==> design/flow/design.v <==
module incrementerby4(clk, en, rst, ld, ld_data, out);
    input clk, en, rst, ld;
    output reg [7:0] out;
    input [7:0] ld_data;
    always @(posedge clk) begin
        if (rst) begin
            out <= ld_data;
        end
        else if (ld) begin
            out <= ld_data;
        end 
        else if (en) begin
            out <= out + 4;
        end
    end
endmodule
module adder (a, b, out);
    input [7:0] a, b;
    output [7:0] out;
    assign out = a + b;    
endmodule
module adder12 (a, b, out);
    input [11:0] a, b;
    output [11:0] out;
    assign out = a + b;    
endmodule
module buffer_4 (clk, wr_en, wr_adr, wr_data, rd_adr, rd_data);
    parameter SIZE = 16;
    input clk, wr_en;
    input [7:0] wr_adr, rd_adr;
    input [31:0] wr_data;
    output [7:0] rd_data;
    reg [7:0] mem [0:SIZE-1];
    assign rd_data = mem[rd_adr];
    always @(posedge clk) begin
        if (wr_en) begin
            mem[wr_adr] <= wr_data[31 : 24];
            mem[wr_adr + 1] <= wr_data[23 : 16];
            mem[wr_adr + 2] <= wr_data[15 : 8];
            mem[wr_adr + 3] <= wr_data[7 : 0];
        end
    end
endmodule
module buffer_8 (clk, wr_en, wr_adr, wr_data, rd_adr, rd_data);
    parameter SIZE = 64;
    input clk, wr_en;
    input [7:0] wr_adr, rd_adr;
    input [31:0] wr_data;
    output [31:0] rd_data;
    reg [7:0] mem [0:SIZE-1];
    assign rd_data = {mem[rd_adr], mem[rd_adr + 1], mem[rd_adr + 2], mem[rd_adr + 3]};
    always @(posedge clk) begin
        if (wr_en) begin
            mem[wr_adr] <= wr_data[31 : 24];
            mem[wr_adr + 1] <= wr_data[23 : 16];
            mem[wr_adr + 2] <= wr_data[15 : 8];
            mem[wr_adr + 3] <= wr_data[7 : 0];
        end
    end
endmodule
module counter #(parameter MAX_COUNT = 16)(clk, rst, en, carry, count);
    input clk, rst, en;
    output reg carry;
    output reg [7:0] count;
    always @(posedge clk) begin
        if (rst) begin
            count <= 0;
        end
        else if (en) begin
            if (count == MAX_COUNT - 1) begin
                count <= 0;
            end
            else begin
                count <= count + 1;
            end
        end
    end
    assign carry = (count == MAX_COUNT - 1);
endmodule
module decoder (a, out);
    parameter N = 4;
    input [7:0] a;
    output reg [N-1:0] out;
    reg [N-1:0] i;
    always @(*) begin
        for (i = 0; i < N; i = i + 1) begin
            if (i == a) begin
                out[i] = 1;
            end
            else begin
                out[i] = 0;
            end
        end
    end
endmodule
module multiplier (a, b, out);
    input [7:0] a, b;
    wire [15:0] result;
    assign result = a * b;
    output [7:0] out;
    assign out = {result[15:8]};
endmodule
module mux2_1 (a, b, sel, out);
    input [7:0] a, b;
    input sel;
    output [7:0] out;
    assign out = sel ? a : b;
endmodule
module register1word(clk, en, rst, write_data, out);
    input clk, en, rst;
    input [11:0] write_data;
    output reg [11:0] out;
    always @(posedge clk) begin
        if (rst) begin
            out <= 0;
        end else if (en) begin
            out <= write_data;
        end
    end
endmodule
module register4word(clk, en, rst, addr, write_data, out);
    input clk, en, rst;
    input [7:0] addr;
    input [7:0] write_data;
    reg [7:0] data [0:3];
    output [31:0] out;
    always @(posedge clk) begin
        if (rst) begin
            data[0] <= 0;
            data[1] <= 0;
            data[2] <= 0;
            data[3] <= 0;
        end 
        else if (en) begin
            data[addr] <= write_data;
        end
    end
    assign out = {data[0], data[1], data[2], data[3]};
endmodule
module mac (clk, rst, rst_acc, acc_en, img_pixel, filter_value, out);
    input clk, rst, rst_acc, acc_en;
    input [7:0] img_pixel, filter_value;
    output [7:0] out;
    wire [11:0] acc_out, acc_in;
    wire [7:0] mult_res;
    multiplier mult(img_pixel, filter_value, mult_res);
    adder12 addr4({4'b0000, mult_res}, acc_out, acc_in);
    register1word acc(clk, acc_en, rst | rst_acc, acc_in, acc_out);
    assign out = acc_out[11:4];
endmodule
module PE (clk, rst, rst_acc, rst_res_reg, res_buffer_en, acc_en,
           img_pixel, filter_value, res_index, out);
    input clk, rst, rst_acc, rst_res_reg, acc_en, res_buffer_en;
    input [7:0] img_pixel, filter_value, res_index;
    output [31:0] out;
    wire [7:0] mac_out;
    mac mac1 (clk, rst, rst_acc, acc_en, img_pixel, filter_value, mac_out);
    register4word res_buffer(clk, res_buffer_en, rst | rst_res_reg, res_index, mac_out, out);
endmodule
module controller(clk, reset, start, co_cntr16_img, co_cntr4_filter, co_cntr_filters,
                 co_cntr43, co_row_cntr, co_col_cntr, co_cntr16, co_cntr_reg4, co_cntr13, cntr43_res,
                 rst, rst_acc, rst_res_reg, mem_en, cntr16_img_en, cntr_filters_en, cntr4_filter_en, wr_file, adr_sel, mem_offset_sel, filter_wr_en,
                 img_wr_en, row_cntr_en, col_cntr_en, cntr43_en, cntr16_en, img_slice_en, acc_en, cntr_reg4_en, res_buffer_en,
                 cntr13_en, inc_en, inc_ld, done);
    input clk, reset, start;
    output reg rst, mem_en, cntr16_img_en, cntr_filters_en, cntr4_filter_en, adr_sel, filter_wr_en, wr_file;
    output reg img_wr_en, row_cntr_en, col_cntr_en, cntr43_en, cntr16_en, img_slice_en, acc_en, cntr_reg4_en, res_buffer_en;
    output reg cntr13_en, inc_en, inc_ld, done, rst_acc, rst_res_reg;
    output reg[1:0] mem_offset_sel;
    input co_cntr16_img, co_cntr4_filter, co_cntr_filters, co_cntr43, co_row_cntr, co_col_cntr, co_cntr16, co_cntr_reg4, co_cntr13;
    input [7:0] cntr43_res;
    reg[3:0] ns;
    reg[3:0] ps;
    always @(*) begin
        case(ps)
            4'b0000:   ns <= ~start ? 4'b0000 : 4'b0001;
            4'b0001:   ns <= start ? 4'b0001 : 4'b0010;
            4'b0010:   ns <= ~co_cntr4_filter ? 4'b0010 : 4'b1011;
            4'b1011:   ns <= ~co_cntr_filters ? 4'b0010 : 4'b0011;
            4'b0011:   ns <= ~co_cntr16_img ? 4'b0011 : 4'b0100;
            4'b0100:   ns <= ~co_row_cntr ? 4'b0100 : 4'b0101;
            4'b0101:   ns <= ~co_cntr16 ? 4'b0101 : 4'b0110;
            4'b0110 :  ns <= (cntr43_res == 42 || co_cntr_reg4) ? 4'b0111 : 4'b1010;
            4'b0111 : ns <= co_cntr43 ? 4'b1001 : 4'b1010;
            4'b1010 : ns <= ~co_cntr13 ? 4'b0100 : 4'b1000;
            4'b1000 : ns <= 4'b0011; 
            4'b1001: ns <= 4'b0000;
            default: ns <= 4'b0000;
        endcase
    end
    always @(*) begin
        {rst, mem_en, cntr16_img_en, cntr_filters_en, cntr4_filter_en, adr_sel, filter_wr_en,
        img_wr_en, row_cntr_en, col_cntr_en, cntr43_en, cntr16_en, img_slice_en, acc_en,
        cntr_reg4_en, res_buffer_en, cntr13_en, inc_en, inc_ld, done, mem_offset_sel, wr_file, rst_acc, rst_res_reg} = 0;
        case(ps)
            4'b0001:begin  rst = 1; inc_ld = 1;   end
            4'b0010: begin cntr4_filter_en = 1; adr_sel = 1; filter_wr_en = 1; mem_offset_sel = 0; end
            4'b0011 : begin  cntr16_img_en = 1; img_wr_en = 1; mem_offset_sel = 1;  end
            4'b1011: begin cntr_filters_en = 1; end
            4'b0100: begin row_cntr_en = 1; img_slice_en = 1; end
            4'b0101: begin acc_en = 1; cntr16_en = 1; end
            4'b0110: begin cntr_reg4_en = 1; res_buffer_en = 1; rst_acc = 1;end
            4'b0111: begin mem_en = 1; cntr43_en = 1; mem_offset_sel = 2; rst_res_reg = 1; end
            4'b1010: begin col_cntr_en = 1; cntr13_en = 1; end
            4'b1000: begin inc_en = 1; end
            4'b1001: begin done = 1; wr_file = 1; end
        endcase
    end
    always @(posedge clk) begin
         if (reset)
             ps <= 4'b0000;
         else
             ps <= ns;
     end
endmodule
module datapath(clk, rst, x, y, z, rst_acc, rst_res_reg, mem_en, cntr16_img_en, cntr_filters_en,
          cntr4_filter_en, filter_wr_en, img_wr_en, cntr43_en, row_cntr_en,
          col_cntr_en, cntr16_en, img_slice_en, acc_en, cntr_reg4_en, res_buffer_en, cntr13_en,
          inc_en, inc_ld, wr_file, adr_sel, mem_offset_sel, co_cntr16_img,
          co_cntr4_filter, co_cntr_filters, co_cntr43, co_row_cntr, co_col_cntr, co_cntr16, co_cntr_reg4, co_cntr13, cntr43_res,
          mem_rd_adr, mem_rd_data, out_we, out_adr, out_data);
    parameter NUM_FILTERS = 4;
    input clk, rst, mem_en, cntr16_img_en, cntr_filters_en, cntr4_filter_en, adr_sel, filter_wr_en, wr_file;
    input img_wr_en, row_cntr_en, col_cntr_en, cntr43_en, cntr16_en, img_slice_en, acc_en, cntr_reg4_en, res_buffer_en;
    input cntr13_en, inc_en, inc_ld, rst_acc, rst_res_reg;
    input [1:0] mem_offset_sel;
    input [7:0] x,y,z;
    output co_cntr16_img, co_cntr4_filter, co_cntr_filters, co_cntr43, co_row_cntr, co_col_cntr, co_cntr16, co_cntr_reg4, co_cntr13;
    output [7:0] cntr43_res;
    output [7:0] mem_rd_adr;
    input [31:0] mem_rd_data;
    output out_we;
    output [7:0] out_adr;
    output [32*NUM_FILTERS-1:0] out_data;
    wire[NUM_FILTERS - 1: 0] filters_wr_en;
    wire [7:0] mem_wr_adr, mem_offset_out, cntr4_filter_res, cntr16_img_res, mem_cntr_res;
    wire [7:0] img_rd_adr, row_cntr_res, col_cntr_res, cntr16_res, img_slice_rd_data;
    wire [7:0] mult_res, cntr_reg4_res, cntr13_res, x_offset;
    wire [31:0] img_rd_data;
    wire [7:0] filters_rd_data[0:NUM_FILTERS-1], filter_adr, cntr_filters_res, mem_filter_adr;
    assign out_we = mem_en;
    assign out_adr = mem_wr_adr;
    assign mem_offset_out = (mem_offset_sel == 0) ? y :
                            (mem_offset_sel == 1) ? x_offset :
                            (mem_offset_sel == 2) ? z : 0;
    counter #(NUM_FILTERS) cntr_filters(clk, rst, cntr_filters_en, co_cntr_filters, cntr_filters_res);
    decoder #(NUM_FILTERS) dcdr(cntr_filters_res, filters_wr_en);
    counter #(4) cntr4_filter (clk, rst, cntr4_filter_en, co_cntr4_filter, cntr4_filter_res);
    counter #(16) cntr16_img (clk, rst, cntr16_img_en, co_cntr16_img, cntr16_img_res);
    mux2_1 mux(mem_filter_adr, cntr16_img_res, adr_sel, mem_cntr_res);
    adder addr1(mem_offset_out, mem_cntr_res, mem_rd_adr);
    adder addr5(cntr4_filter_res, cntr_filters_res << 2, mem_filter_adr);
    genvar i;
    generate
        for (i = 0; i < NUM_FILTERS; i = i + 1) begin : gen_filters
            buffer_4 filter_buffer(clk, filters_wr_en[i] & filter_wr_en, cntr4_filter_res << 2, mem_rd_data, cntr16_res, filters_rd_data[i]);
            PE pe(clk, rst, rst_acc, rst_res_reg, res_buffer_en, acc_en,
                  img_slice_rd_data, filters_rd_data[i], cntr_reg4_res, out_data[32*i +: 32]);
        end
    endgenerate
    buffer_8 img_buffer(clk, img_wr_en, cntr16_img_res << 2, mem_rd_data, img_rd_adr, img_rd_data);
    counter #(43) cntr43 (clk, rst, cntr43_en, co_cntr43, cntr43_res);
    adder addr2(cntr43_res, mem_offset_out, mem_wr_adr);
    counter #(4) row_cntr (clk, rst, row_cntr_en, co_row_cntr, row_cntr_res);
    counter #(13) col_cntr (clk, rst, col_cntr_en, co_col_cntr, col_cntr_res);
    adder addr3(row_cntr_res << 4, col_cntr_res, img_rd_adr);
    counter #(16) cntr16 (clk, rst, cntr16_en, co_cntr16, cntr16_res);
    buffer_4 img_slice(clk, img_slice_en, row_cntr_res << 2, img_rd_data, cntr16_res, img_slice_rd_data);
    counter #(4) cntr_reg4 (clk, rst, cntr_reg4_en, co_cntr_reg4, cntr_reg4_res);
    counter #(13) cntr13 (clk, rst, cntr13_en, co_cntr13, cntr13_res);
    incrementerby4 inc(clk, inc_en, rst, inc_ld, x, x_offset);
endmodule
module convolution(clk, reset, start, x, y, z, done, mem_rd_adr, mem_rd_data, out_we, out_adr, out_data);
    parameter NUM_FILTERS = 4;
    input clk, reset, start;
    output [7:0] mem_rd_adr;
    input [31:0] mem_rd_data;
    output out_we;
    output [7:0] out_adr;
    output [32*NUM_FILTERS-1:0] out_data;
    input [7:0] x, y, z;
    output done;
    wire rst, rst_acc, mem_en, cntr16_img_en, cntr_filters_en, cntr4_filter_en, adr_sel, filter_wr_en, rst_res_reg;
    wire img_wr_en, row_cntr_en, col_cntr_en, cntr43_en, cntr16_en, img_slice_en, acc_en, cntr_reg4_en, res_buffer_en;
    wire cntr13_en, inc_en, inc_ld, wr_file;
    wire [1:0] mem_offset_sel;
    wire co_cntr16_img, co_cntr4_filter, co_cntr_filters, co_cntr43, co_row_cntr, co_col_cntr, co_cntr16, co_cntr_reg4, co_cntr13;
    wire [7:0] cntr43_res;
    datapath #(NUM_FILTERS) dp(clk, rst, x, y, z, rst_acc, rst_res_reg, mem_en, cntr16_img_en, cntr_filters_en, cntr4_filter_en, filter_wr_en, img_wr_en, cntr43_en, row_cntr_en,
          col_cntr_en, cntr16_en, img_slice_en, acc_en, cntr_reg4_en, res_buffer_en, cntr13_en,
          inc_en, inc_ld, wr_file, adr_sel, mem_offset_sel, co_cntr16_img,
          co_cntr4_filter, co_cntr_filters, co_cntr43, co_row_cntr, co_col_cntr, co_cntr16, co_cntr_reg4, co_cntr13, cntr43_res,
          mem_rd_adr, mem_rd_data, out_we, out_adr, out_data);
    controller cu(clk, reset, start, co_cntr16_img, co_cntr4_filter, co_cntr_filters, co_cntr43, co_row_cntr, co_col_cntr,
                 co_cntr16, co_cntr_reg4, co_cntr13, cntr43_res,
                 rst, rst_acc, rst_res_reg, mem_en, cntr16_img_en, cntr_filters_en, cntr4_filter_en, wr_file, adr_sel, mem_offset_sel, filter_wr_en,
                 img_wr_en, row_cntr_en, col_cntr_en, cntr43_en, cntr16_en, img_slice_en, acc_en, cntr_reg4_en, res_buffer_en,
                 cntr13_en, inc_en, inc_ld, done);
endmodule
==> design/flow/run.sh <==
#!/bin/bash
# the make line also repeats each setting of config.mk as NAME=value (left out here)
make -C /OpenROAD-flow-scripts/flow DESIGN_CONFIG=/design/flow/config.mk WORK_HOME=/design/flow/orfs CLKGATE_MAP_FILE= finish
==> design/flow/config.mk <==
export PLATFORM = sky130hd
export DESIGN_NAME = convolution
export DESIGN_NICKNAME = convolution
export VERILOG_FILES = /design/flow/design.v
export SDC_FILE = /design/flow/constraint.sdc
export NUM_CORES = 4
export LEC_CHECK = 0
export CAP_MARGIN = 20
export CORE_MARGIN = 2
export CORE_UTILIZATION = 40
export SLEW_MARGIN = 20
==> design/flow/constraint.sdc <==
create_clock -name core_clock -period 9.0 [get_ports {clk}]
set_input_delay 1.8000 -clock core_clock [delete_from_list [all_inputs] [get_ports {clk}]]
set_output_delay 1.8000 -clock core_clock [all_outputs]
set_load 0.01 [all_outputs]
==> results of run 1 <==
-- final cells by class --
cell class                      count  area [um^2]
Sequential cell                  1427        41500
Multi-Input combinational cell   2719        33100
Antenna cell                        1         2.50
Fill cell                       16151       103000
Clock inverter                     97         1120
Inverter                          213          801
Tap cell                         2511         3140
Clock buffer                      185         3970
Timing Repair Buffer              354         3350
-- through the flow --
stage               total power (W)  instance area, um^2  setup WS (ps)
floorplan                   0.00763                76100            889
global placement            0.00793                81800            996
detailed placement          0.00793                81800            909
CTS                          0.0143                86900            850
global route                 0.0146                87000            229
finish                       0.0142                87000            903
-- per-layer routing --
layer	GRT usage [%]	vias to the layer above	part of all wire (%)	wire, um
li1	-	18826	-	-
met1	28.0	23383	42	81400
met2	33.1	1639	49	95500
met3	3.35	293	6.7	13100
met4	5.68	0	2.5	4870
met5	0	-	0	0
==> reports/results.txt, run 1 <==
Status: finished clean
Fin util: 45.9%
R2R cell count: 32
Gr usage total: 20.2%
Sequential fraction of design power: 51.5%
Setup TNS: 0 ps
Hold Crit Depth: 2
Placed insts: 7222
Clk_skew: 39.5 ps
Global placer's final weighted congestion: 0.815
P_comb: 0.000489 W
Top-count cell post-synth: edfxtp_1
CTS sink cnt: 1427
CP Buf/Inv Count: 5
Final Max Tran Viols: 0
Hold Fails Final Rpt: 0
Fp_density: 40.2%
Initial antenna violation count: 5
Largest net degree at the start of global routing: 147
Mean post-synth cell area: 16.4 um^2
Tool warnings: 54
Most frequent CP cell: fa_1
Worst-Skew Late Latency: 810 ps
Worst R2R Setup Slack: 900 ps
Comb area leader: multiplexers
ANT nets after route: 0
Max-Cap Viols: 0
Max incr delay on CP: 600 ps
Critical Path AT: 8750 ps
Post-Syn Nets: 5057
Crit path depth: 32
Final net count: 5287
Detailed placement HPWL: 125000 um
Setup Crit Path Kind: flip-flop to flip-flop
Setup violations, final: 0
Post-synth seq share: 54.5%
Post-Synthesis Cells: 4638
Cell variety after synth: 71
Die ar.: 0.194 mm^2
I/O pins: 205
Vias in the first global route: 45162
Leak pwr: 28.8 nW
DRT Pass-1 Iters: 5
Die Wd: 440 um
Hold WS: 494 ps
Hold Crit Class: flip-flop to flip-flop
Syn Std Cell Area: 0.0761 mm^2
Ao+oa area frac: 2.49%
CTS max path bufs: 3
Ys Warns: 16
#FFs+latches synth: 1427
PwrDens: 163 mW/mm^2
First-pass GRT wire length: 294000 um
Switching power: 0.00306 W
Endpoint class of the critical path: flip-flop
Async set-reset flop share out of synthesis: 0%
Switching portion of total power: 21.6%
Seq group: 0.00729 W
Leading power group: sequential cells
Clock Power: 0.00639 W
1st-iter DRT viols: 4150
MUX share of area: 25.2%
Commonest cells post-synth: edfxtp_1, mux4_2, nor2_1
Setup crit end: dp.gen_filters[3].pe.mac1.acc.out[10]$_SDFFE_PP0P_
Reg2reg end: dp.gen_filters[3].pe.mac1.acc.out[10]$_SDFFE_PP0P_
CTS tree: yes
Comb pwr share: 3.4%
Area of the core: 0.190 mm^2
CTS root buf: clkbuf_16
Fmax: 0.124 GHz
DRC: 0
Crit-path max FO: 31
Yosys cell count: 4638
Tmin final: 8100 ps
HP Start: dp.cntr16.count[7]$_SDFFE_PP0P_
Via count: 44141
Fa+ha+maj area frac: 7.37%
Fin crit share: 90.0%
CP max stage cell: dfxtp_4
Critical Path RT: 9650 ps
Clock transition at path regs: 60 ps
XORs/XNORs by Area: 1.73%
PortBufs: 204
Top-area cell share: 50.8%
Vias/cell: 5.88
Yosys top cell by area: edfxtp_1
Layout area overhead: 14.2%
FP Rows: 160
Cell area leaders: edfxtp_1, mux4_2, fa_1
Power Internal: 0.0111 W
Delay-heaviest family, CP: adder cells
CTS H-tree lvls: 4
VDD IR max: 0.148 mV
Top_reg_cell synth: edfxtp_1
Startpoint Class: flip-flop
Post-Route WL: 195000 um
RSZ-0062 raised after global routing: false
Worst rel slew slack: 16.5%
Post-synth EDFFs: 1288
Die Y: 440 um
And+or+nand+nor area frac: 6.21%
Worst slew pin tran: 1250 ps
Hold path endpoint: dp.cntr16.count[7]$_SDFFE_PP0P_
Non-Filler Instances: 7507
Post-CTS Resized: 0
Routed WL per cell: 26.0 um
Total gr overflow: 0
Chip Area, Yosys: 0.0761 mm^2
CTS Buf Count: 153
Setup bufs post-CTS: 0
Cts hold-fix bufs: 0
Clock Power Share: 45.1%
==> run 2, diff against run 1 <==
Settings changed: CELL_PAD_IN_SITES_DETAIL_PLACEMENT set to 1, CORE_MARGIN 2 to 8, CORE_UTILIZATION 40 to 59, CTS_CLUSTER_DIAMETER set to 112, GPL_ROUTABILITY_DRIVEN set to 1, GPL_TIMING_DRIVEN set to 1, MAX_ROUTING_LAYER set to met5, MIN_ROUTING_LAYER set to met2, PLACE_DENSITY_LB_ADDON set to 0.18, SETUP_SLACK_MARGIN set to -0.89, TNS_END_PERCENT set to 25.
Clock period 9.0 ns to 12.8 ns, I/O delays scaled along.
==> reports/results.txt, run 2 <==
FP Rows: 132 (was 160)
Ys Warns: 16 (unchanged)
Post-synth EDFFs: 1288 (unchanged)
RSZ-0062 raised after global routing: false (unchanged)
Total gr overflow: 0 (unchanged)
Clock transition at path regs: 60 ps (about the same)
1st-iter DRT viols: 18560 (was 4150)
Leak pwr: 28.6 nW (was 28.8 nW)
Mean post-synth cell area: 16.4 um^2 (unchanged)
Hold path endpoint: dp.gen_filters[2].pe.mac1.acc.out[1]$_SDFFE_PP0P_ (was dp.cntr16.count[7]$_SDFFE_PP0P_)
VDD IR max: 0.139 mV (was 0.148 mV)
CTS sink cnt: 1427 (unchanged)
Syn Std Cell Area: 0.0761 mm^2 (unchanged)
Clk_skew: 39.1 ps (was 39.5 ps)
Sequential fraction of design power: 50.7% (was 51.5%)
Startpoint Class: flip-flop (unchanged)
Hold Crit Class: flip-flop to flip-flop (unchanged)
Routed WL per cell: 37.0 um (was 26.0 um)
R2R cell count: 30 (was 32)
Ao+oa area frac: 2.49% (unchanged)
CTS Buf Count: 153 (unchanged)
PortBufs: 204 (unchanged)
Fmax: 0.102 GHz (was 0.124 GHz)
XORs/XNORs by Area: 1.73% (unchanged)
Hold Crit Depth: 2 (unchanged)
Total Power: 0.0101 W (was 0.0142 W)
Async set-reset flop share out of synthesis: 0% (unchanged)
I/O pins: 205 (unchanged)
DRC: 0 (unchanged)
Non-Filler Instances: 6660 (was 7507)
DRT Pass-1 Iters: 20 (was 5)
#FFs+latches synth: 1427 (unchanged)
Cts hold-fix bufs: 0 (unchanged)
Detailed placement HPWL: 139000 um (was 125000 um)
Area of the core: 0.129 mm^2 (was 0.190 mm^2)
Status: finished clean (unchanged)
Top-area cell share: 50.8% (unchanged)
Placed insts: 6351 (was 7222)
Tool warnings: 63 (was 54)
CP max stage cell: dfxtp_4 (unchanged)
Largest net degree at the start of global routing: 150 (was 147)
Fp_density: 59.1% (was 40.2%)
Final Max Tran Viols: 0 (unchanged)
Comb area leader: multiplexers (unchanged)
And+or+nand+nor area frac: 6.21% (unchanged)
Vias in the first global route: 75312 (was 45162)
Gr usage total: 50.4% (was 20.2%)
CTS max path bufs: 3 (unchanged)
Clock Power Share: 45.4% (was 45.1%)
Seq group: 0.00513 W (was 0.00729 W)
Setup TNS: 0 ps (unchanged)
MUX share of area: 25.2% (unchanged)
Top-count cell post-synth: edfxtp_1 (unchanged)
Delay-heaviest family, CP: AND-OR/OR-AND gates (was adder cells)
CP Buf/Inv Count: 5 (unchanged)
Post-CTS Resized: 0 (unchanged)
Fin crit share: 76.5% (was 90.0%)
Yosys cell count: 4638 (unchanged)
Die Y: 375 um (was 440 um)
P_comb: 0.000390 W (was 0.000489 W)
Top_reg_cell synth: edfxtp_1 (unchanged)
Post-synth seq share: 54.5% (unchanged)
Max-Cap Viols: 0 (unchanged)
CTS H-tree lvls: 4 (unchanged)
Cell variety after synth: 71 (unchanged)
Setup violations, final: 0 (unchanged)
Setup Crit Path Kind: flip-flop to flip-flop (unchanged)
Post-Syn Nets: 5057 (unchanged)
Clock Power: 0.00459 W (was 0.00639 W)
HP Start: dp.gen_filters[2].pe.mac1.acc.out[1]$_SDFFE_PP0P_ (was dp.cntr16.count[7]$_SDFFE_PP0P_)
Post-Route WL: 247000 um (was 195000 um)
Setup crit end: dp.gen_filters[1].pe.mac1.acc.out[10]$_SDFFE_PP0P_ (was dp.gen_filters[3].pe.mac1.acc.out[10]$_SDFFE_PP0P_)
Worst R2R Setup Slack: 3000 ps (was 900 ps)
Yosys top cell by area: edfxtp_1 (unchanged)
Initial antenna violation count: 2 (was 5)
Critical Path AT: 10450 ps (was 8750 ps)
Crit path depth: 30 (was 32)
Max incr delay on CP: 780 ps (was 600 ps)
ANT nets after route: 0 (unchanged)
Crit-path max FO: 33 (was 31)
First-pass GRT wire length: 363000 um (was 294000 um)
Switching power: 0.00233 W (was 0.00306 W)
Power Internal: 0.00779 W (was 0.0111 W)
CTS root buf: clkbuf_16 (unchanged)
Layout area overhead: 12.4% (was 14.2%)
Die Wd: 375 um (was 440 um)
Fa+ha+maj area frac: 7.37% (unchanged)
Worst-Skew Late Latency: 820 ps (was 810 ps)
Critical Path RT: 13450 ps (was 9650 ps)
Chip Area, Yosys: 0.0761 mm^2 (unchanged)
Setup bufs post-CTS: 0 (unchanged)
Cell area leaders: edfxtp_1, mux4_2, fa_1 (unchanged)
Worst rel slew slack: 15.4% (was 16.5%)
Switching portion of total power: 23.0% (was 21.6%)
Worst slew pin tran: 1270 ps (was 1250 ps)
Hold Fails Final Rpt: 0 (unchanged)
Tmin final: 9800 ps (was 8100 ps)
Final net count: 5255 (was 5287)
Leading power group: sequential cells (unchanged)
Die ar.: 0.141 mm^2 (was 0.194 mm^2)
Endpoint class of the critical path: flip-flop (unchanged)
PwrDens: 118 mW/mm^2 (was 163 mW/mm^2)
Comb pwr share: 3.9% (was 3.4%)
CTS tree: yes (unchanged)
Via count: 63411 (was 44141)
Post-Synthesis Cells: 4638 (unchanged)
Commonest cells post-synth: edfxtp_1, mux4_2, nor2_1 (unchanged)
Reg2reg end: dp.gen_filters[1].pe.mac1.acc.out[10]$_SDFFE_PP0P_ (was dp.gen_filters[3].pe.mac1.acc.out[10]$_SDFFE_PP0P_)
Vias/cell: 9.52 (was 5.88)
Global placer's final weighted congestion: 0.924 (was 0.815)
-- run 2: routing by layer --
metal / vias up / global-route usage (%) / routed length (um)
li1: 18677 / - / -
met1: 20198 / - / 0
met2: 20636 / 61.8 / 117000
met3: 3807 / 58.7 / 90900
met4: 93 / 19.3 / 35800
met5: - / 21.5 / 2520
-- run 2: final cells by class --
cell class,count,area [um^2]
Inverter,213,801
Tap cell,1675,2100
Sequential cell,1427,41500
Fill cell,10880,43300
Antenna cell,22,55.1
Clock buffer,214,4330
Timing Repair Buffer,322,3080
Multi-Input combinational cell,2719,33100
Clock inverter,68,627
-- run 2: metrics by stage --
stage               utilization, %  cell area, um^2  hold WS [ps]  setup WS, ps
floorplan                        -            76100           458          4690
global placement              62.4            80400           480          4210
detailed placement            62.4            80400           500          3740
CTS                           66.3            85400           505          3310
global route                  66.4            85500           521          2650
finish                        66.4            85600           505          3000
==> run 3, diff against run 2 <==
Settings changed: CELL_PAD_IN_SITES_DETAIL_PLACEMENT 1 to not set, CELL_PAD_IN_SITES_GLOBAL_PLACEMENT set to 3, CORE_MARGIN 8 to 5, CORE_UTILIZATION 59 to 40, CTS_CLUSTER_DIAMETER 112 to not set, GPL_ROUTABILITY_DRIVEN 1 to not set, GPL_TIMING_DRIVEN 1 to 0, MAX_ROUTING_LAYER met5 to met4, MIN_ROUTING_LAYER met2 to met1, PLACE_DENSITY_LB_ADDON 0.18 to not set, SETUP_SLACK_MARGIN -0.89 to 0.34, TNS_END_PERCENT 25 to 15.
Clock period 12.8 ns to 9.0 ns, I/O delays scaled along.
==> reports/results.txt, run 3 <==
Status: finished clean (unchanged)
Ys Warns: 16 (unchanged)
#FFs+latches synth: 1427 (unchanged)
DRT Pass-1 Iters: 5 (was 20)
Post-Syn Nets: 5057 (unchanged)
Place WS: -2320 ps (was 3740 ps)
Initial antenna violation count: 28 (was 2)
Sequential fraction of design power: 48.9% (was 50.7%)
Chip Area, Yosys: 0.0761 mm^2 (unchanged)
Clock transition at path regs: 60 ps (about the same)
Total gr overflow: 0 (unchanged)
Delay-heaviest family, CP: adder cells (was AND-OR/OR-AND gates)
Setup TNS: 0 ps (unchanged)
Non-Filler Instances: 7806 (was 6660)
Most frequent CP cell: fa_1
Fillers: 16332 (was 10880)
Switching power: 0.00329 W (was 0.00233 W)
CTS Buf Count: 164 (was 153)
Startpoint Class: flip-flop (unchanged)
Top-count cell post-synth: edfxtp_1 (unchanged)
DRC: 0 (unchanged)
ANT nets after route: 0 (unchanged)
Max-Cap Viols: 0 (unchanged)
Placed insts: 7445 (was 6351)
Hold Fails Final Rpt: 0 (unchanged)
VDD IR max: 0.149 mV (was 0.139 mV)
Fa+ha+maj area frac: 7.37% (unchanged)
XORs/XNORs by Area: 1.73% (unchanged)
Gr usage total: 28.7% (was 50.4%)
RSZ-0062 raised after global routing: true (was false)
Ao+oa area frac: 2.49% (unchanged)
Hold path endpoint: dp.gen_filters[0].pe.mac1.acc.out[0]$_SDFFE_PP0P_ (was dp.gen_filters[2].pe.mac1.acc.out[1]$_SDFFE_PP0P_)
Die Wd: 446 um (was 375 um)
Syn Std Cell Area: 0.0761 mm^2 (unchanged)
Critical Path RT: 9690 ps (was 13450 ps)
Register area: 0.0415 mm^2 (about the same)
Leak pwr: 30.5 nW (was 28.6 nW)
Async set-reset flop share out of synthesis: 0% (unchanged)
Post-Route WL: 278000 um (was 247000 um)
Worst-Skew Late Latency: 840 ps (was 820 ps)
Area of the core: 0.190 mm^2 (was 0.129 mm^2)
Via count: 47600 (was 63411)
R2R cell count: 34 (was 30)
Fp_density: 40.1% (was 59.1%)
Die Y: 446 um (was 375 um)
Die ar.: 0.199 mm^2 (was 0.141 mm^2)
Post-synth EDFFs: 1288 (unchanged)
Fin crit share: 92.9% (was 76.5%)
Fmax: 0.120 GHz (was 0.102 GHz)
Clk_skew: 41.5 ps (was 39.1 ps)
PortBufs: 204 (unchanged)
FP Rows: 160 (was 132)
Crit path depth: 34 (was 30)
Tmin final: 8360 ps (was 9800 ps)
Reg2reg end: dp.gen_filters[3].pe.mac1.acc.out[8]$_SDFFE_PP0P_ (was dp.gen_filters[1].pe.mac1.acc.out[10]$_SDFFE_PP0P_)
Post-Synthesis Cells: 4638 (unchanged)
1st-iter DRT viols: 5563 (was 18560)
Critical Path AT: 9060 ps (was 10450 ps)
Comb pwr share: 3.9% (about the same)
Crit-path max FO: 10 (was 33)
Post-synth seq share: 54.5% (unchanged)
PwrDens: 165 mW/mm^2 (was 118 mW/mm^2)
CP max stage cell: fa_1 (was dfxtp_4)
Logic area: 0.0334 mm^2 (was 0.0331 mm^2)
Setup ws final: 639 ps (was 3000 ps)
Largest net degree at the start of global routing: 33 (was 150)
Setup Crit Path Kind: flip-flop to flip-flop (unchanged)
Seq group: 0.00729 W (was 0.00513 W)
Final net count: 5569 (was 5255)
Tool warnings: 49 (was 63)
Cell area leaders: edfxtp_1, mux4_2, fa_1 (unchanged)
And+or+nand+nor area frac: 6.21% (unchanged)
Max incr delay on CP: 510 ps (was 780 ps)
Switching portion of total power: 22.1% (was 23.0%)
Power Internal: 0.0116 W (was 0.00779 W)
Fin util: 47.6% (was 66.4%)
Leading power group: sequential cells (unchanged)
CTS tree: yes (unchanged)
Global placer's final weighted congestion: 0.916 (was 0.924)
Worst rel slew slack: 17.1% (was 15.4%)
Commonest cells post-synth: edfxtp_1, mux4_2, nor2_1 (unchanged)
Worst slew pin tran: 1240 ps (was 1270 ps)
CTS H-tree lvls: 4 (unchanged)
Worst R2R Setup Slack: 640 ps (was 3000 ps)
Setup crit end: dp.gen_filters[3].pe.mac1.acc.out[8]$_SDFFE_PP0P_ (was dp.gen_filters[1].pe.mac1.acc.out[10]$_SDFFE_PP0P_)
First-pass GRT wire length: 384000 um (was 363000 um)
CTS sink cnt: 1427 (unchanged)
Layout area overhead: 18.5% (was 12.4%)
Clock Power: 0.00704 W (was 0.00459 W)
P_comb: 0.000576 W (was 0.000390 W)
Yosys cell count: 4638 (unchanged)
Yosys top cell by area: edfxtp_1 (unchanged)
CTS max path bufs: 3 (unchanged)
Clock Power Share: 47.2% (was 45.4%)
Routed WL per cell: 35.7 um (was 37.0 um)
Endpoint class of the critical path: flip-flop (unchanged)
Vias in the first global route: 48062 (was 75312)
Top-area cell share: 50.8% (unchanged)
Hold Crit Depth: 2 (unchanged)
CTS root buf: clkbuf_16 (unchanged)
Hold Crit Class: flip-flop to flip-flop (unchanged)
Vias/cell: 6.10 (was 9.52)
Final Max Tran Viols: 0 (unchanged)
MUX share of area: 25.2% (unchanged)
I/O pins: 205 (unchanged)
CP Buf/Inv Count: 8 (was 5)
HP Start: dp.gen_filters[0].pe.mac1.acc.out[0]$_SDFFE_PP0P_ (was dp.gen_filters[2].pe.mac1.acc.out[1]$_SDFFE_PP0P_)
Detailed placement HPWL: 197000 um (was 139000 um)
Cell variety after synth: 71 (unchanged)
Mean post-synth cell area: 16.4 um^2 (unchanged)
Comb area leader: multiplexers (unchanged)
Top_reg_cell synth: edfxtp_1 (unchanged)
Setup violations, final: 0 (unchanged)
[run 3: area by class of cell]
class	instances	area share, %
diodes	9	0.0250
clock inverters	102	1.50
multi-input cells	2719	37.0
plain buffers	278	1.90
well taps	2511	3.48
inverters	213	0.886
flip-flops and latches	1427	45.9
repair buffers	347	4.48
clock buffers	200	4.80
[run 3: through the flow]
stage / hold slack, ps / area (um^2) / power (W)
after floorplan: 458 / 76100 / 0.00763
after global placement: 481 / 81300 / 0.00800
after detailed placement: 493 / 83300 / 0.00801
after CTS: 503 / 89800 / 0.0151
after global routing: 534 / 90200 / 0.0154
final: 501 / 90200 / 0.0149
[run 3: metal layers]
layer | part of all wire, % | global-route usage, % | vias up
met5 | 0 | - | -
met4 | 6.5 | 14.3 | 0
met3 | 7.5 | 5.35 | 709
met2 | 49 | 46.6 | 2373
met1 | 37 | 34.7 | 25075
li1 | - | - | 19443
[run 3: timing repair]
item,4_1_cts,5_1_grt
endpoints found under the setup margin,48,24
setup buffers,18,31
hold buffers,0,0
pin swaps,12,13
gates resized,197,69
==> run 4, diff against run 3 <==
Settings changed: CELL_PAD_IN_SITES_GLOBAL_PLACEMENT 3 to not set, CORE_MARGIN 5 to 2, GPL_TIMING_DRIVEN 0 to not set, MAX_ROUTING_LAYER met4 to not set, MIN_ROUTING_LAYER met1 to not set, SETUP_SLACK_MARGIN 0.34 to not set, TNS_END_PERCENT 15 to not set.
Clock period 9.0 ns to 4.97 ns, I/O delays scaled along.
==> reports/results.txt, run 4 <==
Leading power group: sequential cells (unchanged)
Final Cell Area: 0.0920 mm^2 (was 0.0902 mm^2)
Clk_skew: 82.0 ps (was 41.5 ps)
VDD IR max: 0.380 mV (was 0.149 mV)
Area post-placement: 0.0842 mm^2 (was 0.0833 mm^2)
1st-iter DRT viols: 4556 (was 5563)
Yosys cell count: 4638 (unchanged)
#FFs+latches synth: 1427 (unchanged)
MUX share of area: 25.2% (unchanged)
CTS root buf: clkbuf_16 (unchanged)
Final net count: 5648 (was 5569)
P_comb: 0.00105 W (was 0.000576 W)
CTS Buf Count: 155 (was 164)
Cell area leaders: edfxtp_1, mux4_2, fa_1 (unchanged)
Initial antenna violation count: 1 (was 28)
Critical Path RT: 5720 ps (was 9690 ps)
Hold Fails Final Rpt: 0 (unchanged)
Endpoint class of the critical path: flip-flop (unchanged)
Final Max Tran Viols: 0 (unchanged)
Die ar.: 0.194 mm^2 (was 0.199 mm^2)
Ao+oa area frac: 2.49% (unchanged)
CTS tree: yes (unchanged)
Die Wd: 440 um (was 446 um)
Clock Power Share: 44.8% (was 47.2%)
Die Y: 440 um (was 446 um)
Async set-reset flop share out of synthesis: 0% (unchanged)
Fp_density: 40.2% (was 40.1%)
I/O pins: 205 (unchanged)
Hold Crit Class: flip-flop to flip-flop (unchanged)
Area of the core: 0.190 mm^2 (about the same)
Status: complete, but fails checks (was finished clean)
Startpoint Class: flip-flop (unchanged)
Detailed placement HPWL: 129000 um (was 197000 um)
Setup TNS: -78890 ps (was 0 ps)
CP Buf/Inv Count: 9 (was 8)
Top-count cell post-synth: edfxtp_1 (unchanged)
Via count: 45875 (was 47600)
Mean post-synth cell area: 16.4 um^2 (unchanged)
Max incr delay on CP: 530 ps (was 510 ps)
Yosys top cell by area: edfxtp_1 (unchanged)
ANT nets after route: 0 (unchanged)
Sequential fraction of design power: 51.1% (was 48.9%)
PortBufs: 204 (unchanged)
Hold Crit Depth: 2 (unchanged)
DRC: 0 (unchanged)
Cell variety after synth: 71 (unchanged)
Most frequent CP cell: inv_2 (was fa_1)
Gr usage total: 20.9% (was 28.7%)
Routed WL per cell: 25.9 um (was 35.7 um)
Seq group: 0.0132 W (was 0.00729 W)
Layout area overhead: 20.8% (was 18.5%)
R2R cell count: 34 (unchanged)
Fillers: 15684 (was 16332)
CP max stage cell: fa_1 (unchanged)
Fmax: 0.142 GHz (was 0.120 GHz)
Vias/cell: 5.83 (was 6.10)
Power Internal: 0.0202 W (was 0.0116 W)
Post-synth seq share: 54.5% (unchanged)
Fa+ha+maj area frac: 7.37% (unchanged)
Worst-Skew Late Latency: 850 ps (was 840 ps)
Setup Crit Path Kind: flip-flop to flip-flop (unchanged)
PwrDens: 281 mW/mm^2 (was 165 mW/mm^2)
Post-synth EDFFs: 1288 (unchanged)
Post-Synthesis Cells: 4638 (unchanged)
Top_reg_cell synth: edfxtp_1 (unchanged)
Chip Area, Yosys: 0.0761 mm^2 (unchanged)
Largest net degree at the start of global routing: 154 (was 33)
Hold path endpoint: dp.cntr16.count[7]$_SDFFE_PP0P_ (was dp.gen_filters[0].pe.mac1.acc.out[0]$_SDFFE_PP0P_)
Syn Std Cell Area: 0.0761 mm^2 (unchanged)
RSZ-0062 raised after global routing: true (unchanged)
Total Power: 0.0258 W (was 0.0149 W)
Worst R2R Setup Slack: -2060 ps (was 640 ps)
Critical Path AT: 7780 ps (was 9060 ps)
Vias in the first global route: 46442 (was 48062)
Leak pwr: 31.2 nW (was 30.5 nW)
Setup violations, final: 48 (was 0)
Crit-path max FO: 6 (was 10)
Setup crit end: dp.gen_filters[2].pe.mac1.acc.out[9]$_SDFFE_PP0P_ (was dp.gen_filters[3].pe.mac1.acc.out[8]$_SDFFE_PP0P_)
Tool warnings: 56 (was 49)
Commonest cells post-synth: edfxtp_1, mux4_2, nor2_1 (unchanged)
First-pass GRT wire length: 302000 um (was 384000 um)
CTS H-tree lvls: 4 (unchanged)
Comb area leader: multiplexers (unchanged)
XORs/XNORs by Area: 1.73% (unchanged)
CTS sink cnt: 1427 (unchanged)
Top-area cell share: 50.8% (unchanged)
Cts hold-fix bufs: 0 (unchanged)
And+or+nand+nor area frac: 6.21% (unchanged)
Tmin final: 7030 ps (was 8360 ps)
Global placer's final weighted congestion: 0.839 (was 0.916)
Switching power: 0.00568 W (was 0.00329 W)
DRT Pass-1 Iters: 7 (was 5)
Failed Checks: negative setup slack
N_diodes: 0 (was 9)
CTS max path bufs: 3 (unchanged)
Register area: 0.0415 mm^2 (about the same)
Worst rel slew slack: 27.8% (was 17.1%)
Ys Warns: 16 (unchanged)
Delay-heaviest family, CP: adder cells (unchanged)
Worst slew pin tran: 1080 ps (was 1240 ps)
Clock transition at path regs: 60 ps (about the same)
FP Rows: 160 (unchanged)
Setup ws final: -2060 ps (was 639 ps)
Total gr overflow: 0 (unchanged)
Switching portion of total power: 22.0% (was 22.1%)
Logic area: 0.0343 mm^2 (was 0.0334 mm^2)
Reg2reg end: dp.gen_filters[2].pe.mac1.acc.out[9]$_SDFFE_PP0P_ (was dp.gen_filters[3].pe.mac1.acc.out[8]$_SDFFE_PP0P_)
Clock Power: 0.0116 W (was 0.00704 W)
Comb pwr share: 4.1% (was 3.9%)
Post-Syn Nets: 5057 (unchanged)
HP Start: dp.cntr16.count[7]$_SDFFE_PP0P_ (was dp.gen_filters[0].pe.mac1.acc.out[0]$_SDFFE_PP0P_)
Crit path depth: 34 (unchanged)
Fin crit share: 141% (was 92.9%)
Post-Route WL: 203000 um (was 278000 um)
Max-Cap Viols: 0 (unchanged)
-- run 4: repair_timing --
action                                 in CTS  in global routing
resized                                   235                146
cloned                                      8                  1
endpoints found under the hold margin       0                  0
setup endpoints to repair                  51                 51
pin swaps                                 130                153
buffers inserted                           73                 53
-- run 4: metrics by stage --
stage | setup slack [ps] | hold slack (ps) | util, % | instances
floorplan | -2260 | 458 | - | 4638
global placement | -2180 | 470 | 44.4 | 7467
detailed placement | -2320 | 488 | 44.4 | 7471
CTS | -2080 | 496 | 48.0 | 7824
global route | -2290 | 528 | 48.5 | 7866
finish | -2060 | 488 | 48.5 | 7866
-- run 4: layout make-up --
| type | count | area share, % |
|---|---|---|
| clock buffers | 184 | 4.36 |
| clock inverters | 99 | 1.22 |
| inverters | 213 | 0.871 |
| multi-input cells | 2719 | 37.3 |
| flip-flops and latches | 1427 | 45.1 |
| well taps | 2511 | 3.42 |
| repair buffers | 713 | 7.69 |
-- run 4: routing by layer --
layer / wire [um] / GRT usage (%) / vias to the layer above
li1: - / - / 19532
met2: 99900 / 34.0 / 1726
met4: 5380 / 6.11 / 0
met1: 84500 / 29.1 / 24303
met5: 0 / 0 / -
met3: 13600 / 3.37 / 314
==> run 5, diff against run 4 <==
Settings changed: CORE_UTILIZATION 40 to 61, SETUP_SLACK_MARGIN set to 1.17.
Clock period 4.97 ns to 6.05 ns, I/O delays scaled along.
==> reports/results.txt, run 5 <==
Comb area leader: multiplexers (unchanged)
CP max stage cell: fa_1 (unchanged)
Endpoint class of the critical path: flip-flop (unchanged)
Total gr overflow: 0 (unchanged)
Non-Filler Instances: 6915 (was 7866)
Worst-Skew Late Latency: 790 ps (was 850 ps)
Ao+oa area frac: 2.49% (unchanged)
VDD IR max: 0.336 mV (was 0.380 mV)
Vias/cell: 6.66 (was 5.83)
CP Buf/Inv Count: 9 (unchanged)
Crit-path max FO: 7 (was 6)
Leading power group: sequential cells (unchanged)
Switching portion of total power: 21.2% (was 22.0%)
Top-area cell share: 50.8% (unchanged)
Hold Crit Class: flip-flop to flip-flop (unchanged)
Commonest cells post-synth: edfxtp_1, mux4_2, nor2_1 (unchanged)
PwrDens: 232 mW/mm^2 (was 281 mW/mm^2)
Yosys cell count: 4638 (unchanged)
CTS H-tree lvls: 4 (unchanged)
CTS root buf: clkbuf_16 (unchanged)
Die Wd: 357 um (was 440 um)
Clock Power: 0.00905 W (was 0.0116 W)
Tmin final: 7020 ps (was 7030 ps)
Yosys top cell by area: edfxtp_1 (unchanged)
Hold Crit Depth: 2 (unchanged)
HP Start: dp.cntr16.count[7]$_SDFFE_PP0P_ (unchanged)
MUX share of area: 25.2% (unchanged)
DRT Pass-1 Iters: 25 (was 7)
Clk_skew: 41.7 ps (was 82.0 ps)
Mean post-synth cell area: 16.4 um^2 (unchanged)
CTS max path bufs: 3 (unchanged)
Cell variety after synth: 71 (unchanged)
Fillers: 7830 (was 15684)
Crit path depth: 33 (was 34)
Top_reg_cell synth: edfxtp_1 (unchanged)
Place WS: -1160 ps (was -2320 ps)
Fin crit share: 116% (was 141%)
Post-Synthesis Cells: 4638 (unchanged)
CTS tree: yes (unchanged)
Syn Std Cell Area: 0.0761 mm^2 (unchanged)
Critical Path AT: 7710 ps (was 7780 ps)
And+or+nand+nor area frac: 6.21% (unchanged)
Hold WS: 496 ps (was 488 ps)
Most frequent CP cell: inv_1 (was inv_2)
PortBufs: 204 (unchanged)
Post-synth seq share: 54.5% (unchanged)
Logic area: 0.0339 mm^2 (was 0.0343 mm^2)
Status: complete, but fails checks (unchanged)
Via count: 46028 (was 45875)
Placed insts: 6580 (was 7471)
Cts hold-fix bufs: 0 (unchanged)
Sequential fraction of design power: 52.4% (was 51.1%)
Fa+ha+maj area frac: 7.37% (unchanged)
Clock transition at path regs: 60 ps (about the same)
Total Power: 0.0207 W (was 0.0258 W)
Hold path endpoint: dp.cntr16.count[7]$_SDFFE_PP0P_ (unchanged)
Async set-reset flop share out of synthesis: 0% (unchanged)
Switching power: 0.00438 W (was 0.00568 W)
Worst rel slew slack: 26.7% (was 27.8%)
Worst slew pin tran: 1100 ps (was 1080 ps)
Reg2reg end: dp.gen_filters[3].pe.mac1.acc.out[11]$_SDFFE_PP0P_ (was dp.gen_filters[2].pe.mac1.acc.out[9]$_SDFFE_PP0P_)
Leak pwr: 30.5 nW (was 31.2 nW)
Largest net degree at the start of global routing: 142 (was 154)
First-pass GRT wire length: 290000 um (was 302000 um)
Layout area overhead: 17.1% (was 20.8%)
XORs/XNORs by Area: 1.73% (unchanged)
Critical Path RT: 6740 ps (was 5720 ps)
CTS sink cnt: 1427 (unchanged)
Vias in the first global route: 45286 (was 46442)
DRC: 0 (unchanged)
1st-iter DRT viols: 5348 (was 4556)
Detailed placement HPWL: 128000 um (was 129000 um)
Fmax: 0.142 GHz (about the same)
Max-Cap Viols: 0 (unchanged)
Setup violations, final: 42 (was 48)
FP Rows: 129 (was 160)
Top-count cell post-synth: edfxtp_1 (unchanged)
Post-synth EDFFs: 1288 (unchanged)
R2R cell count: 33 (was 34)
Register area: 0.0415 mm^2 (about the same)
Final net count: 5572 (was 5648)
Die ar.: 0.128 mm^2 (was 0.194 mm^2)
Tool warnings: 56 (unchanged)
Startpoint Class: flip-flop (unchanged)
Fp_density: 61.5% (was 40.2%)
Post-Route WL: 196000 um (was 203000 um)
Clock Power Share: 43.7% (was 44.8%)
Cell area leaders: edfxtp_1, mux4_2, fa_1 (unchanged)
Failed Checks: negative setup slack (unchanged)
Initial antenna violation count: 6 (was 1)
Setup Crit Path Kind: flip-flop to flip-flop (unchanged)
Max incr delay on CP: 540 ps (was 530 ps)
Setup crit end: dp.gen_filters[3].pe.mac1.acc.out[11]$_SDFFE_PP0P_ (was dp.gen_filters[2].pe.mac1.acc.out[9]$_SDFFE_PP0P_)
CTS Buf Count: 147 (was 155)
#FFs+latches synth: 1427 (unchanged)
Post-Syn Nets: 5057 (unchanged)
Setup ws final: -971 ps (was -2060 ps)
Comb pwr share: 3.9% (was 4.1%)
Die Y: 357 um (was 440 um)
I/O pins: 205 (unchanged)
ANT nets after route: 0 (unchanged)
Hold Fails Final Rpt: 0 (unchanged)
P_comb: 0.000800 W (was 0.00105 W)
Routed WL per cell: 28.3 um (was 25.9 um)
Final Max Tran Viols: 0 (unchanged)
Gr usage total: 31.1% (was 20.9%)
Seq group: 0.0108 W (was 0.0132 W)
RSZ-0062 raised after global routing: true (unchanged)
Ys Warns: 16 (unchanged)
Delay-heaviest family, CP: adder cells (unchanged)
Power Internal: 0.0163 W (was 0.0202 W)
Chip Area, Yosys: 0.0761 mm^2 (unchanged)
Global placer's final weighted congestion: 0.862 (was 0.839)
Worst R2R Setup Slack: -970 ps (was -2060 ps)
Area of the core: 0.124 mm^2 (was 0.190 mm^2)
==> run 5: stage by stage <==
step | TNS [ps] | util [%] | instance area, um^2
final | -27280 | 72.0 | 89200
after detailed placement | -31720 | 66.9 | 82800
after floorplan | -34940 | - | 76500
after global placement | -28310 | 66.9 | 82800
after CTS | -25970 | 71.2 | 88100
after global routing | -40360 | 72.0 | 89200
==> run 5: final cells by class <==
type / count / share of cell area, %
Sequential cell: 1427 / 46.5
Multi-Input combinational cell: 2719 / 38.0
Timing Repair Buffer: 645 / 6.84
Clock buffer: 188 / 4.40
Tap cell: 1637 / 2.30
Clock inverter: 85 / 1.02
Inverter: 213 / 0.898
Antenna cell: 1 / 0.00281
==> run 5: metal layers <==
layer  vias to the layer above  part of all wire [%]  global-route usage, %
met5                         -                0.0066                      0
met4                         2                   2.7                   8.54
met3                       309                    10                   6.72
met2                      2332                    48                   49.3
met1                     24000                    39                   44.3
li1                      19385                     -                      -
==> run 5: repair_timing <==
| action | in CTS | in global routing |
|---|---|---|
| gates cloned | 2 | 3 |
| pin swaps | 14 | 71 |
| setup endpoints to repair | 58 | 53 |
| setup buffers | 13 | 42 |
| resized | 89 | 155 |
==> run 6, diff against run 5 <==
Settings changed: CORE_ASPECT_RATIO set to 0.83, CORE_UTILIZATION 61 to 70, CTS_CLUSTER_SIZE set to 37, PLACE_DENSITY_LB_ADDON set to 0.0, SETUP_SLACK_MARGIN 1.17 to 1.31, TNS_END_PERCENT set to 5.
Clock period 6.05 ns to 4.62 ns, I/O delays scaled along.
==> reports/results.txt, run 6 <==
Post-synth seq share: 54.5% (unchanged)
Fa+ha+maj area frac: 7.37% (unchanged)
Switching power: 0.00606 W (was 0.00438 W)
DRC: 0 (unchanged)
Clock Power: 0.0120 W (was 0.00905 W)
And+or+nand+nor area frac: 6.21% (unchanged)
DRT Pass-1 Iters: 6 (was 25)
Routed WL per cell: 33.7 um (was 28.3 um)
Top-count cell post-synth: edfxtp_1 (unchanged)
VDD IR max: 0.471 mV (was 0.336 mV)
Reg2reg end: dp.gen_filters[3].pe.mac1.acc.out[8]$_SDFFE_PP0P_ (was dp.gen_filters[3].pe.mac1.acc.out[11]$_SDFFE_PP0P_)
Syn Std Cell Area: 0.0761 mm^2 (unchanged)
CTS Buf Count: 142 (was 147)
CTS tree: yes (unchanged)
XORs/XNORs by Area: 1.73% (unchanged)
Critical Path RT: 5270 ps (was 6740 ps)
Total gr overflow: 0 (unchanged)
Fmax: 0.136 GHz (was 0.142 GHz)
Switching portion of total power: 22.3% (was 21.2%)
Fillers: 5084 (was 7830)
Global placer's final weighted congestion: 0.890 (was 0.862)
Logic area: 0.0343 mm^2 (was 0.0339 mm^2)
Clock transition at path regs: 70 ps (was 60 ps)
Sequential fraction of design power: 52.2% (was 52.4%)
Commonest cells post-synth: edfxtp_1, mux4_2, nor2_1 (unchanged)
Die ar.: 0.111 mm^2 (was 0.128 mm^2)
Async set-reset flop share out of synthesis: 0% (unchanged)
CP Buf/Inv Count: 9 (unchanged)
Fin crit share: 160% (was 116%)
Setup crit end: dp.gen_filters[3].pe.mac1.acc.out[8]$_SDFFE_PP0P_ (was dp.gen_filters[3].pe.mac1.acc.out[11]$_SDFFE_PP0P_)
Initial antenna violation count: 9 (was 6)
Failed Checks: negative setup slack (unchanged)
Hold Crit Depth: 2 (unchanged)
Top_reg_cell synth: edfxtp_1 (unchanged)
Worst rel slew slack: 24.9% (was 26.7%)
RSZ-0062 raised after global routing: true (unchanged)
R2R cell count: 34 (was 33)
CTS max path bufs: 3 (unchanged)
Final net count: 5591 (was 5572)
Hold path endpoint: dp.gen_filters[3].pe.mac1.acc.out[1]$_SDFFE_PP0P_ (was dp.cntr16.count[7]$_SDFFE_PP0P_)
Crit-path max FO: 7 (unchanged)
HP Start: dp.gen_filters[3].pe.mac1.acc.out[1]$_SDFFE_PP0P_ (was dp.cntr16.count[7]$_SDFFE_PP0P_)
Mean post-synth cell area: 16.4 um^2 (unchanged)
P_comb: 0.00104 W (was 0.000800 W)
Yosys cell count: 4638 (unchanged)
Hold WS: 501 ps (was 496 ps)
CP max stage cell: fa_1 (unchanged)
1st-iter DRT viols: 8030 (was 5348)
Ys Warns: 16 (unchanged)
Seq group: 0.0142 W (was 0.0108 W)
Via count: 49870 (was 46028)
CTS root buf: clkbuf_16 (unchanged)
Largest net degree at the start of global routing: 143 (was 142)
Detailed placement HPWL: 127000 um (was 128000 um)
Crit path depth: 34 (was 33)
Cts hold-fix bufs: 0 (unchanged)
Post-Route WL: 227000 um (was 196000 um)
Final Max Tran Viols: 0 (unchanged)
#FFs+latches synth: 1427 (unchanged)
Cell area leaders: edfxtp_1, mux4_2, fa_1 (unchanged)
Hold Fails Final Rpt: 0 (unchanged)
Vias in the first global route: 49966 (was 45286)
Setup ws final: -2760 ps (was -971 ps)
Ao+oa area frac: 2.49% (unchanged)
CTS H-tree lvls: 4 (unchanged)
Clock Power Share: 43.9% (was 43.7%)
Clk_skew: 52.0 ps (was 41.7 ps)
Worst-Skew Late Latency: 840 ps (was 790 ps)
Die Wd: 366 um (was 357 um)
Yosys top cell by area: edfxtp_1 (unchanged)
Most frequent CP cell: o21ai_2 (was inv_1)
Area of the core: 0.108 mm^2 (was 0.124 mm^2)
Worst R2R Setup Slack: -2760 ps (was -970 ps)
Setup violations, final: 48 (was 42)
FP Rows: 110 (was 129)
Hold Crit Class: flip-flop to flip-flop (unchanged)
Status: complete, but fails checks (unchanged)
Post-Syn Nets: 5057 (unchanged)
Endpoint class of the critical path: flip-flop (unchanged)
CTS sink cnt: 1427 (unchanged)
Critical Path AT: 8020 ps (was 7710 ps)
Leak pwr: 30.7 nW (was 30.5 nW)
Tmin final: 7380 ps (was 7020 ps)
Setup Crit Path Kind: flip-flop to flip-flop (unchanged)
Max-Cap Viols: 0 (unchanged)
Delay-heaviest family, CP: adder cells (unchanged)
I/O pins: 205 (unchanged)
Total Power: 0.0272 W (was 0.0207 W)
Post-synth EDFFs: 1288 (unchanged)
Cell variety after synth: 71 (unchanged)
Comb area leader: multiplexers (unchanged)
Max incr delay on CP: 510 ps (was 540 ps)
Die Y: 304 um (was 357 um)
PwrDens: 304 mW/mm^2 (was 232 mW/mm^2)
Post-Synthesis Cells: 4638 (unchanged)
Gr usage total: 40.6% (was 31.1%)
Vias/cell: 7.39 (was 6.66)
PortBufs: 204 (unchanged)
Worst slew pin tran: 1130 ps (was 1100 ps)
Chip Area, Yosys: 0.0761 mm^2 (unchanged)
Top-area cell share: 50.8% (unchanged)
Tool warnings: 57 (was 56)
ANT nets after route: 0 (unchanged)
First-pass GRT wire length: 331000 um (was 290000 um)
MUX share of area: 25.2% (unchanged)
Leading power group: sequential cells (unchanged)
Comb pwr share: 3.8% (was 3.9%)
Fp_density: 70.4% (was 61.5%)
Layout area overhead: 17.6% (was 17.1%)
Startpoint Class: flip-flop (unchanged)
Register area: 0.0415 mm^2 (about the same)
Power Internal: 0.0211 W (was 0.0163 W)
## run 6: cell type report
| cell class | count | area share, % |
|---|---|---|
| Sequential cell | 1427 | 46.3 |
| Timing Repair Buffer | 669 | 7.16 |
| Multi-Input combinational cell | 2719 | 38.3 |
| Tap cell | 1456 | 2.03 |
| Clock buffer | 177 | 4.24 |
| Inverter | 213 | 0.897 |
| Antenna cell | 6 | 0.0168 |
| Clock inverter | 81 | 1.00 |
## run 6: layer usage
metal	track usage, %	vias up	routed length, um
met2	63.2	4693	108000
met5	0	-	73
met3	11.3	925	31900
met4	19.9	10	12900
met1	54.0	24828	74300
li1	-	19414	-
## run 6: per-stage QoR
step	setup WS [ps]	setup TNS, ps	utilization, %	instance area [um^2]	std cells
6_report	-2760	-108960	82.8	89600	6748
5_1_grt	-2960	-118520	82.8	89500	6743
4_1_cts	-2600	-103110	81.9	88600	6719
3_5_place_dp	-2670	-103740	76.4	82600	6396
3_3_place_gp	-2470	-96730	76.3	82500	6393
2_1_floorplan	-2610	-120340	-	76500	4638
## run 6: what timing repair did
action | CTS | global route
cloned | 3 | 1
pin swaps | 135 | 130
setup endpoints to repair | 168 | 188
buffers inserted | 62 | 22
gates resized | 254 | 155
==> run 7, diff against run 6 <==
Settings changed: CORE_ASPECT_RATIO 0.83 to not set, CORE_UTILIZATION 70 to 57, CTS_CLUSTER_SIZE 37 to not set, PLACE_DENSITY_LB_ADDON 0.0 to not set, SETUP_SLACK_MARGIN 1.31 to not set, TNS_END_PERCENT 5 to not set.
Clock period 4.62 ns to 4.59 ns, I/O delays scaled along.
==> reports/results.txt, run 7 <==
PwrDens: 307 mW/mm^2 (was 304 mW/mm^2)
HP Start: dp.gen_filters[3].pe.mac1.acc.out[2]$_SDFFE_PP0P_ (was dp.gen_filters[3].pe.mac1.acc.out[1]$_SDFFE_PP0P_)
Seq group: 0.0143 W (was 0.0142 W)
Cell variety after synth: 71 (unchanged)
Cts hold-fix bufs: 0 (unchanged)
Clock transition at path regs: 60 ps (was 70 ps)
First-pass GRT wire length: 293000 um (was 331000 um)
CTS sink cnt: 1427 (unchanged)
Yosys cell count: 4638 (unchanged)
Setup Crit Path Kind: flip-flop to flip-flop (unchanged)
Status: complete, but fails checks (unchanged)
MUX share of area: 25.2% (unchanged)
Fp_density: 57.3% (was 70.4%)
Worst slew pin tran: 1110 ps (was 1130 ps)
Die Wd: 369 um (was 366 um)
Clk_skew: 32.5 ps (was 52.0 ps)
Tool warnings: 53 (was 57)
Total gr overflow: 0 (unchanged)
Comb pwr share: 4.0% (was 3.8%)
1st-iter DRT viols: 4635 (was 8030)
Detailed placement HPWL: 131000 um (was 127000 um)
Async set-reset flop share out of synthesis: 0% (unchanged)
Hold Fails Final Rpt: 0 (unchanged)
Vias in the first global route: 45431 (was 49966)
Power Internal: 0.0218 W (was 0.0211 W)
Final net count: 5619 (was 5591)
Area of the core: 0.133 mm^2 (was 0.108 mm^2)
Mean post-synth cell area: 16.4 um^2 (unchanged)
ANT nets after route: 0 (unchanged)
Critical Path RT: 5280 ps (was 5270 ps)
DRC: 0 (unchanged)
Max-Cap Viols: 0 (unchanged)
Die ar.: 0.137 mm^2 (was 0.111 mm^2)
Fa+ha+maj area frac: 7.37% (unchanged)
Total Power: 0.0277 W (was 0.0272 W)
Hold path endpoint: dp.gen_filters[3].pe.mac1.acc.out[2]$_SDFFE_PP0P_ (was dp.gen_filters[3].pe.mac1.acc.out[1]$_SDFFE_PP0P_)
Initial antenna violation count: 5 (was 9)
Reg2reg end: dp.gen_filters[2].pe.mac1.acc.out[9]$_SDFFE_PP0P_ (was dp.gen_filters[3].pe.mac1.acc.out[8]$_SDFFE_PP0P_)
I/O pins: 205 (unchanged)
#FFs+latches synth: 1427 (unchanged)
Post-synth seq share: 54.5% (unchanged)
Final Max Tran Viols: 0 (unchanged)
CP Buf/Inv Count: 10 (was 9)
Endpoint class of the critical path: flip-flop (unchanged)
Chip Area, Yosys: 0.0761 mm^2 (unchanged)
R2R cell count: 35 (was 34)
Cell area leaders: edfxtp_1, mux4_2, fa_1 (unchanged)
Crit path depth: 35 (was 34)
CTS Buf Count: 154 (was 142)
RSZ-0062 raised after global routing: true (unchanged)
CTS tree: yes (unchanged)
Post-Syn Nets: 5057 (unchanged)
Post-synth EDFFs: 1288 (unchanged)
VDD IR max: 0.412 mV (was 0.471 mV)
Commonest cells post-synth: edfxtp_1, mux4_2, nor2_1 (unchanged)
Worst R2R Setup Slack: -2490 ps (was -2760 ps)
Vias/cell: 6.45 (was 7.39)
Leak pwr: 30.9 nW (was 30.7 nW)
DRT Pass-1 Iters: 5 (was 6)
Via count: 45730 (was 49870)
Sequential fraction of design power: 51.7% (was 52.2%)
Comb area leader: multiplexers (unchanged)
And+or+nand+nor area frac: 6.21% (unchanged)
Tmin final: 7080 ps (was 7380 ps)
Die Y: 369 um (was 304 um)
Setup TNS: -98320 ps (was -108960 ps)
Worst rel slew slack: 26.1% (was 24.9%)
Clock Power Share: 44.3% (was 43.9%)
Setup violations, final: 48 (unchanged)
Critical Path AT: 7780 ps (was 8020 ps)
CTS max path bufs: 3 (unchanged)
Leading power group: sequential cells (unchanged)
Fin crit share: 154% (was 160%)
Routed WL per cell: 27.9 um (was 33.7 um)
Clock Power: 0.0123 W (was 0.0120 W)
Top_reg_cell synth: edfxtp_1 (unchanged)
Global placer's final weighted congestion: 0.865 (was 0.890)
Largest net degree at the start of global routing: 102 (was 143)
Ys Warns: 16 (unchanged)
Startpoint Class: flip-flop (unchanged)
Syn Std Cell Area: 0.0761 mm^2 (unchanged)
P_comb: 0.00111 W (was 0.00104 W)
Top-count cell post-synth: edfxtp_1 (unchanged)
Setup crit end: dp.gen_filters[2].pe.mac1.acc.out[9]$_SDFFE_PP0P_ (was dp.gen_filters[3].pe.mac1.acc.out[8]$_SDFFE_PP0P_)
Worst-Skew Late Latency: 800 ps (was 840 ps)
PortBufs: 204 (unchanged)
XORs/XNORs by Area: 1.73% (unchanged)
Layout area overhead: 18.5% (was 17.6%)
Post-Route WL: 198000 um (was 227000 um)
Yosys top cell by area: edfxtp_1 (unchanged)
Fmax: 0.141 GHz (was 0.136 GHz)
Delay-heaviest family, CP: adder cells (unchanged)
CP max stage cell: fa_1 (unchanged)
Hold Crit Class: flip-flop to flip-flop (unchanged)
FP Rows: 134 (was 110)
Crit-path max FO: 8 (was 7)
CTS H-tree lvls: 4 (unchanged)
Switching power: 0.00590 W (was 0.00606 W)
Hold Crit Depth: 2 (unchanged)
Post-Synthesis Cells: 4638 (unchanged)
Switching portion of total power: 21.3% (was 22.3%)
Top-area cell share: 50.8% (unchanged)
Max incr delay on CP: 520 ps (was 510 ps)
Setup ws final: -2490 ps (was -2760 ps)
CTS root buf: clkbuf_16 (unchanged)
Gr usage total: 29.2% (was 40.6%)
Failed Checks: negative setup slack (unchanged)
Ao+oa area frac: 2.49% (unchanged)
## run 7: cell type report
type	instances	area, um^2
multi-input cells	2719	34100
clock buffers	192	4110
repair buffers	685	6650
clock inverters	89	875
diodes	2	5.00
flip-flops and latches	1427	41500
well taps	1768	2210
fillers	9002	42700
inverters	213	801
## run 7: stage by stage
stage	instance area, um^2	util [%]	setup WS [ps]	cells	hold slack (ps)
after detailed placement	83400	62.7	-2640	6738	486
after global routing	90200	67.9	-2780	7094	526
after floorplan	76500	-	-2640	4638	458
final	90200	67.9	-2490	7095	498
after global placement	83400	62.7	-2640	6738	475
after CTS	89500	67.3	-2490	7059	498
## run 7: repair_timing
item | CTS | global route
setup buffers | 35 | 37
gates cloned | 5 | 2
pin swaps | 49 | 92
resized | 166 | 133
endpoints found under the setup margin | 57 | 53
## run 7: per-layer routing
metal  GRT usage [%]  vias up  share of wire, %
li1                -    19494                 -
met1            42.3    23994                41
met2            46.0     1909                48
met3            5.41      329               8.0
met4            8.52        4               2.9
met5               0        -             0.015
Power and IR drop assume default switching activity.
